Setup of job 101:
// clk_ctrl
module clk_ctrl
(
	input				wire				clk_i					,
	input				wire				rstn_i				,	
	input				wire	[15:0]	freq						,
	output			reg				dds1_o					,
	output			reg				dds_o						
);
export LEC_CHECK = 0
export CAP_MARGIN = 20
export CELL_PAD_IN_SITES_DETAIL_PLACEMENT = 1
export CORE_MARGIN = 2
export CORE_UTILIZATION = 40
export HOLD_SLACK_MARGIN = -0.05
export MAX_ROUTING_LAYER = met4
export SETUP_SLACK_MARGIN = 5.0
export SLEW_MARGIN = 10
create_clock -name core_clock -period 90.8 [get_ports {clk_i}]
run.sh (not shown) runs the stock make flow with config.mk's settings and CLKGATE_MAP_FILE=.
Job 101: done, clean on timing, DRC and antenna
For job 102, these inputs were changed with respect to job 101:
Settings: clearing SETUP_SLACK_MARGIN, which used to be 5.0; clearing CELL_PAD_IN_SITES_DETAIL_PLACEMENT, which used to be 1; swapping 40 for 71 in CORE_UTILIZATION; putting CORE_ASPECT_RATIO at 0.53 where nothing was set; clearing HOLD_SLACK_MARGIN, which used to be -0.05; swapping 10 for 20 in SLEW_MARGIN; swapping 90.8 for 62.4 in the clock period (ns, I/O delays scaled along).
## What came out
- Job 102 has cell count after placement above what job 101 had.
- Against job 101 as the reference, job 102 delivers a lower standard cell core area.
- Job 102 — die area 43% lower, job 101 as reference
- The sole clean run among job 101 and job 102 is job 101.

---

Starting RTL as in the previous note.
Settings: LEC_CHECK=0, ABC_AREA=1, CAP_MARGIN=20, CORE_ASPECT_RATIO=1.22, CORE_MARGIN=2, CORE_UTILIZATION=71, CTS_CLUSTER_SIZE=100, PLACE_DENSITY=0.4, SLEW_MARGIN=20, TNS_END_PERCENT=10; clock period 38.5 ns.
The first run died in detailed placement (3_5_place_dp).
Rerun with:
Settings changed: ABC_AREA 1 to unset, CORE_ASPECT_RATIO 1.22 to unset, CTS_CLUSTER_SIZE 100 to unset, PLACE_DENSITY 0.4 to unset, TNS_END_PERCENT 10 to unset.
Clock period 38.5 ns to 84.3 ns, I/O delays scaled along.
This time the run finished with timing, DRC and antenna clean; die area rose by 8.4%; area after synthesis rose by 8.5%; synthesized cell count fell by 9.5%.

---

build 44:
clk_ctrl again, from the RTL that the note above started with.
Design clk_ctrl, start of the top module:
module clk_ctrl
(
	input				wire				clk_i					,
	input				wire				rstn_i				,	
	input				wire	[15:0]	freq						,
	output			reg				dds1_o					,
	output			reg				dds_o						
);
make LEC_CHECK=0 CAP_MARGIN=20 CORE_MARGIN=2 CORE_UTILIZATION=68 SLEW_MARGIN=20 finish   # period 57.4 ns
In build 44 the implementation completed, yet the final layout does not meet the checks, the culprit being setup timing.
Inputs modified between build 44 and build 23:
# build 44
export LEC_CHECK = 0
export CAP_MARGIN = 20
export CORE_MARGIN = 2
export CORE_UTILIZATION = 68
export SLEW_MARGIN = 20
create_clock -name core_clock -period 57.4 [get_ports {clk_i}]
# build 23
export LEC_CHECK = 0
export ABC_AREA = 1
export CAP_MARGIN = 20
export CORE_MARGIN = 2
export CORE_UTILIZATION = 72
export SLEW_MARGIN = 20
create_clock -name core_clock -period 84.3 [get_ports {clk_i}]
Notes after the runs:
- Relative to build 44, the compound-gate portion of the synthesized area of build 23 is lower by 27 points.
- Diff build 44 -> build 23 | detailed-placement wirelength estimate | decrease of about 20%
- Compared build 23 vs build 44, and clock latency at the later pin of the worst-skew pair is down in build 23.
- Measured against each other, build 44 and build 23 differ in row count, the higher figure coming from build 44.
- Biggest cell delay along the critical path: build 23 < build 44
- Layout clock buffer count in build 23 vs build 44: down 1
- Compared with build 44, in build 23 final worst-path cycle share moved down, number of cells traversed by the worst register-to-register path saw a decrease.
- Build 23 completed every stage of the flow, and the final layout passed the timing, design-rule and antenna checks.
The inputs of build 47 differ from those of build 23 as listed below.
# build 23
export LEC_CHECK = 0
export ABC_AREA = 1
export CAP_MARGIN = 20
export CORE_MARGIN = 2
export CORE_UTILIZATION = 72
export SLEW_MARGIN = 20
create_clock -name core_clock -period 84.3 [get_ports {clk_i}]
# build 47
export LEC_CHECK = 0
export ABC_AREA = 1
export CAP_MARGIN = 20
export CORE_MARGIN = 2
export CORE_UTILIZATION = 72
export CTS_CLUSTER_DIAMETER = 375
export CTS_CLUSTER_SIZE = 97
export SLEW_MARGIN = 20
export TNS_END_PERCENT = 10
create_clock -name core_clock -period 16.8 [get_ports {clk_i}]
Comparing build 23 and build 47, the higher last weighted congestion value of the routability-driven placer is on build 47. Sequential-to-total area share from yosys stat: build 47 vs build 23 identical. Build 47 -> build 23: synthesis area per yosys delta 0, exact match. Of build 23 and build 47, just one finished clean: build 23. Build 47 -> build 23: die size delta 0, exact match. Build 47 -> build 23: synthesis-stage register bit count delta 0, exact match. Synthesized cell count: build 23 vs build 47 identical. Re synthesized area: no difference whatsoever between build 47 and build 23. As far as average instance area after synthesis goes, build 23 and build 47 are indistinguishable; the numbers are identical.
